// ELA
module ELA(clk, rst, ready, in_data, data_rd, req, wen, addr, data_wr, done);
	input					clk;
	input					rst;
	input					ready;
	input			[7:0]	in_data;
	input			[7:0]	data_rd;
	output	reg				req;
	output	reg				wen;
	output	reg		[12:0]	addr;
	output	reg		[7:0]	data_wr;
	output	reg				done;
reg					[7:0]	S_buffer	[127:0];
reg					[7:0]	L_buffer	[2:0];
reg					[8:0]	result;
reg					[2:0]	control;
reg					[7:0]	timer_s;
wire				[8:0]	d11;
wire				[8:0]	d22;
wire				[8:0]	d33;
wire				[7:0]	d1;
wire				[7:0]	d2;
wire				[7:0]	d3;
assign 				d11 = (L_buffer[2] - S_buffer[0]);
assign				d22 = (L_buffer[1] - S_buffer[1]);
assign				d33 = (L_buffer[0] - S_buffer[2]);
assign 				d1 = d11[8] ? -d11[7:0] : d11[7:0];
assign				d2 = d22[8] ? -d22[7:0] : d22[7:0];
assign				d3 = d33[8] ? -d33[7:0] : d33[7:0];
reg					[1:0]	min;
reg         		[2:0]	state;
reg         		[2:0]	next_state;
parameter   		Rowf      	= 3'd0;
parameter   		comp      	= 3'd1;
parameter   		read       	= 3'd2;
parameter   		fish       	= 3'd3;
parameter   		stop        = 3'd4;
integer 			i;
always @(posedge clk or posedge rst)
begin
	if (rst)
	begin
		timer_s <= 8'd0;
	end
	else if ((control == 3'd0 && timer_s == 8'd130) || (control == 3'd1 && timer_s == 8'd131) ||(control == 3'd2 && timer_s == 8'd128) || control == 3'd4)
	begin
		timer_s <= 8'd0;
	end
	else
	begin
		timer_s <= timer_s + 8'd1;
	end
end
always @(posedge clk or posedge rst)
begin
	if (rst)
	begin
		req <= 1'd0;
	end
  ...
Size: about 1900 cells after synthesis, ~1100 flip-flops, roughly 43 I/O pins.
clock: 4.35 ns
lec_check: 0
cap_margin: 20
core_margin: 2
core_utilization: 72
cts_cluster_size: 48
place_density_lb_addon: 0.0
slew_margin: 20
run.sh (not shown) runs the stock make flow with config.mk's settings and CLKGATE_MAP_FILE=.
The baseline never finished: it broke off in 4_1_cts (DPL-0033).
==> next run, changes <==
- CORE_UTILIZATION: 72 -> 66
- CTS_CLUSTER_SIZE: 48 -> default
- PLACE_DENSITY_LB_ADDON: 0.0 -> default
- SETUP_SLACK_MARGIN: default -> 1.0
- TNS_END_PERCENT: default -> 5
- clock period: 4.35 -> 3.42 ns (I/O delays scaled with it)
Effect:
- With this change the flow completed, yet does not pass: negative setup slack
- die size rose by a little under a tenth
- synthesized area stays the same
- synthesized cell count is unchanged
==> next run, changes <==
- ABC_AREA: default -> 1
- CORE_UTILIZATION: 66 -> 72
- CTS_CLUSTER_SIZE: default -> 72
- PLACE_DENSITY_LB_ADDON: default -> 0.01
- SETUP_SLACK_MARGIN: 1.0 -> 1.69
- TNS_END_PERCENT: 5 -> default
- clock period: 3.42 -> 9.33 ns (I/O delays scaled with it)
=> The new run finished with timing, DRC and antenna clean. Power shrinks by 62%. Worst hold slack improves by 0.0036 ns. Area after synthesis climbs by 0.31%. Fmax falls by 4.8%. Sequential power goes down by 61%. Final cell count drops by 4.8%. Cell area is lower by 7.7%. Die size drops by 7.9%.
==> next run, changes <==
- ABC_AREA: 1 -> default
- CORE_UTILIZATION: 72 -> 70
- CTS_CLUSTER_SIZE: 72 -> 37
- PLACE_DENSITY_LB_ADDON: 0.01 -> default
- SETUP_SLACK_MARGIN: 1.69 -> default
- clock period: 9.33 -> 4.57 ns (I/O delays scaled with it)
The changed run ran to the end with violations: negative setup slack.
Non-clock buffer count rose by 130.
Global-route usage fell by 3.4 points.
Final cell count fell by a few percent.
Via count fell by a few percent.
Die size rose by a few percent.
Final area rose by a few percent.
Routed wire length fell by a little under a tenth.
Worst setup slack loses 4.1 ns.

* * *

ELA again, from the RTL that the note above started with.
clock: 10.0 ns
lec_check: 0
cap_margin: 35
core_margin: 2
core_utilization: 40
cts_cluster_size: 20
min_routing_layer: met2
setup_slack_margin: 0.5
slew_margin: 20
Edit:
Settings changed: CAP_MARGIN 35 to 20, CORE_UTILIZATION 40 to 72, CTS_CLUSTER_SIZE 20 to 39, MIN_ROUTING_LAYER met2 to unset, SETUP_SLACK_MARGIN 0.5 to unset.
Clock period 10.0 ns to 4.56 ns, I/O delays scaled along.
Effect:
- This time the run died in global routing (DPL-0033)
- synthesized cell count is unchanged
- area after synthesis is unchanged
- die area shrinks by about 44%
Edit:
Settings changed: CORE_UTILIZATION 72 to 40, CTS_CLUSTER_SIZE 39 to unset.
Clock period 4.56 ns to 10.0 ns, I/O delays scaled along.
Effect: The changed run produced a clean layout. Synthesized area stays the same. Die area climbs by well over a third. Synthesized cell count stays the same.

* * *

The RTL this note starts from:
==> flow/design.v <==
`timescale 1ns/10ps
module ELA(clk, rst, ready, in_data, data_rd, req, wen, addr, data_wr, done);
	input					clk;
	input					rst;
	input					ready;
	input			[7:0]	in_data;
	input			[7:0]	data_rd;
	output	reg				req;
	output	reg				wen;
	output	reg		[12:0]	addr;
	output	reg		[7:0]	data_wr;
	output	reg				done;
reg					[7:0]	S_buffer	[127:0];
reg					[7:0]	L_buffer	[2:0];
reg					[8:0]	result;
reg					[2:0]	control;
reg					[7:0]	timer_s;
wire				[8:0]	d11;
wire				[8:0]	d22;
wire				[8:0]	d33;
wire				[7:0]	d1;
wire				[7:0]	d2;
wire				[7:0]	d3;
assign 				d11 = (L_buffer[2] - S_buffer[0]);
assign				d22 = (L_buffer[1] - S_buffer[1]);
assign				d33 = (L_buffer[0] - S_buffer[2]);
assign 				d1 = d11[8] ? -d11[7:0] : d11[7:0];
assign				d2 = d22[8] ? -d22[7:0] : d22[7:0];
assign				d3 = d33[8] ? -d33[7:0] : d33[7:0];
reg					[1:0]	min;
reg         		[2:0]	state;
reg         		[2:0]	next_state;
parameter   		Rowf      	= 3'd0;
parameter   		comp      	= 3'd1;
parameter   		read       	= 3'd2;
parameter   		fish       	= 3'd3;
parameter   		stop        = 3'd4;
integer 			i;
always @(posedge clk or posedge rst)
begin
	if (rst)
	begin
		timer_s <= 8'd0;
	end
	else if ((control == 3'd0 && timer_s == 8'd130) || (control == 3'd1 && timer_s == 8'd131) ||(control == 3'd2 && timer_s == 8'd128) || control == 3'd4)
	begin
		timer_s <= 8'd0;
	end
	else
	begin
		timer_s <= timer_s + 8'd1;
	end
end
always @(posedge clk or posedge rst)
begin
	if (rst)
	begin
		req <= 1'd0;
	end
	else if (timer_s == 8'd0 && !(control == 3'd2) && !(control == 3'd4))
	begin
		req <= 1'd1;
	end
	else
	begin
		req <= 1'd0;
	end
end
always @(posedge clk)
begin
	if (rst)
	begin
	end
	else if ((control == 3'd0 && timer_s >= 8'd129) || (control == 3'd1 && timer_s == 8'd0) || (control == 3'd2 && timer_s == 8'd128))
	begin
	end
	else if (control == 3'd2)
	begin
		S_buffer[0] <= S_buffer[127];
		for(i=1; i<128; i=i+1)
		begin
			S_buffer[i] <= S_buffer[i-1];
		end
	end
	else if (timer_s <= 8'd128)
	begin
		S_buffer[0] <= in_data;
		for(i=1; i<128; i=i+1)
		begin
			S_buffer[i] <= S_buffer[i-1];
		end
	end
end
always @(posedge clk or posedge rst) 
begin
	if (rst) 
	begin
		L_buffer[0] <= 8'd0;
		L_buffer[2] <= 8'd0;
		L_buffer[1] <= 8'd0;
	end
	else if ((control == 3'd0 && timer_s >= 8'd129) || (control == 3'd1 && timer_s == 8'd0) || (control == 3'd2 && timer_s == 8'd128))
	begin
		L_buffer[0] <= L_buffer[0];
		L_buffer[2] <= L_buffer[2];
		L_buffer[1] <= L_buffer[1];
	end
	else if (control == 3'd2)
	begin
		L_buffer[0] <= L_buffer[2];
		L_buffer[2] <= L_buffer[1];
		L_buffer[1] <= L_buffer[0];
	end
	else if (timer_s <= 8'd128)
	begin
		L_buffer[0] <= S_buffer[127];
		L_buffer[2] <= L_buffer[1];
		L_buffer[1] <= L_buffer[0];
	end
end
always @(*)
begin
	if (timer_s == 8'd3)
	begin
		min = 2'd2;
	end
	else if ((d1 == d3) && (d2 == d3))
	begin
		min = 2'd0;
	end
	else if (d1 <= d3)
	begin
		if (d2 <= d1)
		begin
			min = 2'd2;
		end
		else 
		begin
			min = 2'd1;
		end
	end
	else 
	begin
		if (d2 <= d3)
		begin
			min = 2'd2;
		end
		else 
		begin
			min = 2'd3;
		end
	end
end
always @(posedge clk or posedge rst)
begin
	if (rst) 
	begin
		result <= 9'd0;
	end
	else if (control == 3'd1)
	begin
		if (timer_s == 8'd130)
		begin
			result <= ((S_buffer[0] + L_buffer[0]) >> 1);
		end
		else
		begin
			case(min)
			2'd0: result <= ((S_buffer[0] + (S_buffer[1] * 2) + S_buffer[2] + L_buffer[0] + (L_buffer[1] * 2) + L_buffer[2]) / 8);
			2'd1: result <= ((S_buffer[0] + L_buffer[2]) >> 1);
			2'd2: result <= ((S_buffer[1] + L_buffer[1]) >> 1);
			2'd3: result <= ((S_buffer[2] + L_buffer[0]) >> 1);
			endcase
		end
	end
end
always @(posedge clk or posedge rst)
 begin
	if (rst) 
	begin
		wen <= 1'd0;
	end
	else if (control == 3'd3 || control == 3'd4)
	begin
		wen <= 1'd0;
	end
	else
	begin
		wen <= 1'd1;
	end
end
always @(posedge clk or posedge rst) 
begin
	if (rst) 
	begin
		addr <= 13'd0;
	end
	else if((control == 3'd0 && timer_s <= 8'd2) || (control == 3'd1 && timer_s <= 8'd4) || control == 3'd4)
	begin
		addr <= addr;
	end
	else 
	begin
		addr <= addr + 13'd1;	
	end
end
always @(posedge clk or posedge rst) 
begin
	if (rst) 
	begin
		data_wr <= 8'd0;
	end
	else if (control == 3'd0)
	begin
		data_wr <= S_buffer[0];
	end
	else if (control == 3'd1)
	begin
		data_wr <= result;
	end
	else
	begin
		data_wr <= S_buffer[127];
	end
end
always @(posedge clk or posedge rst) 
begin
	if (rst) 
	begin
		done <= 1'd0;
	end
	else if (control == 3'd3) 
	begin
		done <= 1'd1;
	end
end
always @(posedge clk or posedge rst)
begin
    if (rst)	state <= stop;
    else 		state <= next_state;
end
always @(*) 
begin
    case(state)
    	stop:
    	begin
    		if(ready == 1'b0) next_state = stop;
    		else              next_state = Rowf;
    	end
    	Rowf :
    	begin
    		if(timer_s == 8'd130) next_state = comp;
    		else                 next_state = Rowf;
    	end
    	comp :
    	begin
    		if(timer_s == 8'd131) next_state = read;
    		else                 next_state = comp;
    	end
    	read :
    	begin
    		if(addr == 13'd8062)      next_state = fish;
    		else if(timer_s == 8'd128)next_state = comp;
    		else                     next_state = read;
    	end
    	fish : next_state = fish;
    	default : next_state = stop;
    endcase
end
always @(*) 
begin
    case(state)
    	Rowf : control = 3'd0;
    	comp : control = 3'd1;
    	read : control = 3'd2;
    	fish : control = 3'd3;
    	stop : control = 3'd4;
    	default : control = 3'd4;
    endcase
end
endmodule
make LEC_CHECK=0 CAP_MARGIN=20 CORE_MARGIN=2 CORE_UTILIZATION=65 CTS_CLUSTER_SIZE=43 SETUP_SLACK_MARGIN=0.89 SLEW_MARGIN=20 finish   # period 3.44 ns
The baseline completed and failed the layout checks on negative setup slack.
Change:
--- a/flow/config.mk
+++ b/flow/config.mk
@@ -9,5 +9,5 @@
 export CORE_MARGIN = 2
-export CORE_UTILIZATION = 65
-export CTS_CLUSTER_SIZE = 43
-export SETUP_SLACK_MARGIN = 0.89
+export CORE_UTILIZATION = 70
+export CTS_CLUSTER_SIZE = 27
+export PLACE_DENSITY_LB_ADDON = 0.0
 export SLEW_MARGIN = 20
==> flow/constraint.sdc (replaced) <==
create_clock -name core_clock -period 3.42 [get_ports {clk}]
set_input_delay 0.6840 -clock core_clock [delete_from_list [all_inputs] [get_ports {clk}]]
set_output_delay 0.6840 -clock core_clock [all_outputs]
set_load 0.01 [all_outputs]
=> The new run completed, yet does not pass: negative setup slack; utilization climbs by 1.9 points; via count climbs by 1.9%; maximum frequency drops by about 7%; global-route usage climbs by 5.9 points; non-clock buffer count drops by 101.
Change:
--- a/flow/config.mk
+++ b/flow/config.mk
@@ -9,4 +9,4 @@
 export CORE_MARGIN = 2
-export CORE_UTILIZATION = 70
-export CTS_CLUSTER_SIZE = 27
+export CORE_UTILIZATION = 72
+export CTS_CLUSTER_SIZE = 31
 export PLACE_DENSITY_LB_ADDON = 0.0
==> flow/constraint.sdc (replaced) <==
create_clock -name core_clock -period 4.35 [get_ports {clk}]
set_input_delay 0.8700 -clock core_clock [delete_from_list [all_inputs] [get_ports {clk}]]
set_output_delay 0.8700 -clock core_clock [all_outputs]
set_load 0.01 [all_outputs]
Outcome: This time the run did not get past global routing (5_1_grt); synthesized cell count does not change; area after synthesis is unchanged; die area fell by 2.7%.
Change:
--- a/flow/config.mk
+++ b/flow/config.mk
@@ -9,5 +9,3 @@
 export CORE_MARGIN = 2
-export CORE_UTILIZATION = 72
-export CTS_CLUSTER_SIZE = 31
-export PLACE_DENSITY_LB_ADDON = 0.0
+export CORE_UTILIZATION = 59
 export SLEW_MARGIN = 20
==> flow/constraint.sdc (replaced) <==
create_clock -name core_clock -period 4.09 [get_ports {clk}]
set_input_delay 0.8180 -clock core_clock [delete_from_list [all_inputs] [get_ports {clk}]]
set_output_delay 0.8180 -clock core_clock [all_outputs]
set_load 0.01 [all_outputs]
Effect: This time the run ran to the end with violations: negative setup slack. Die area goes up by about a fifth. Synthesized cell count does not change. Area after synthesis stays the same.
Power figures rest on the tool's default switching activity, not on a simulated workload.
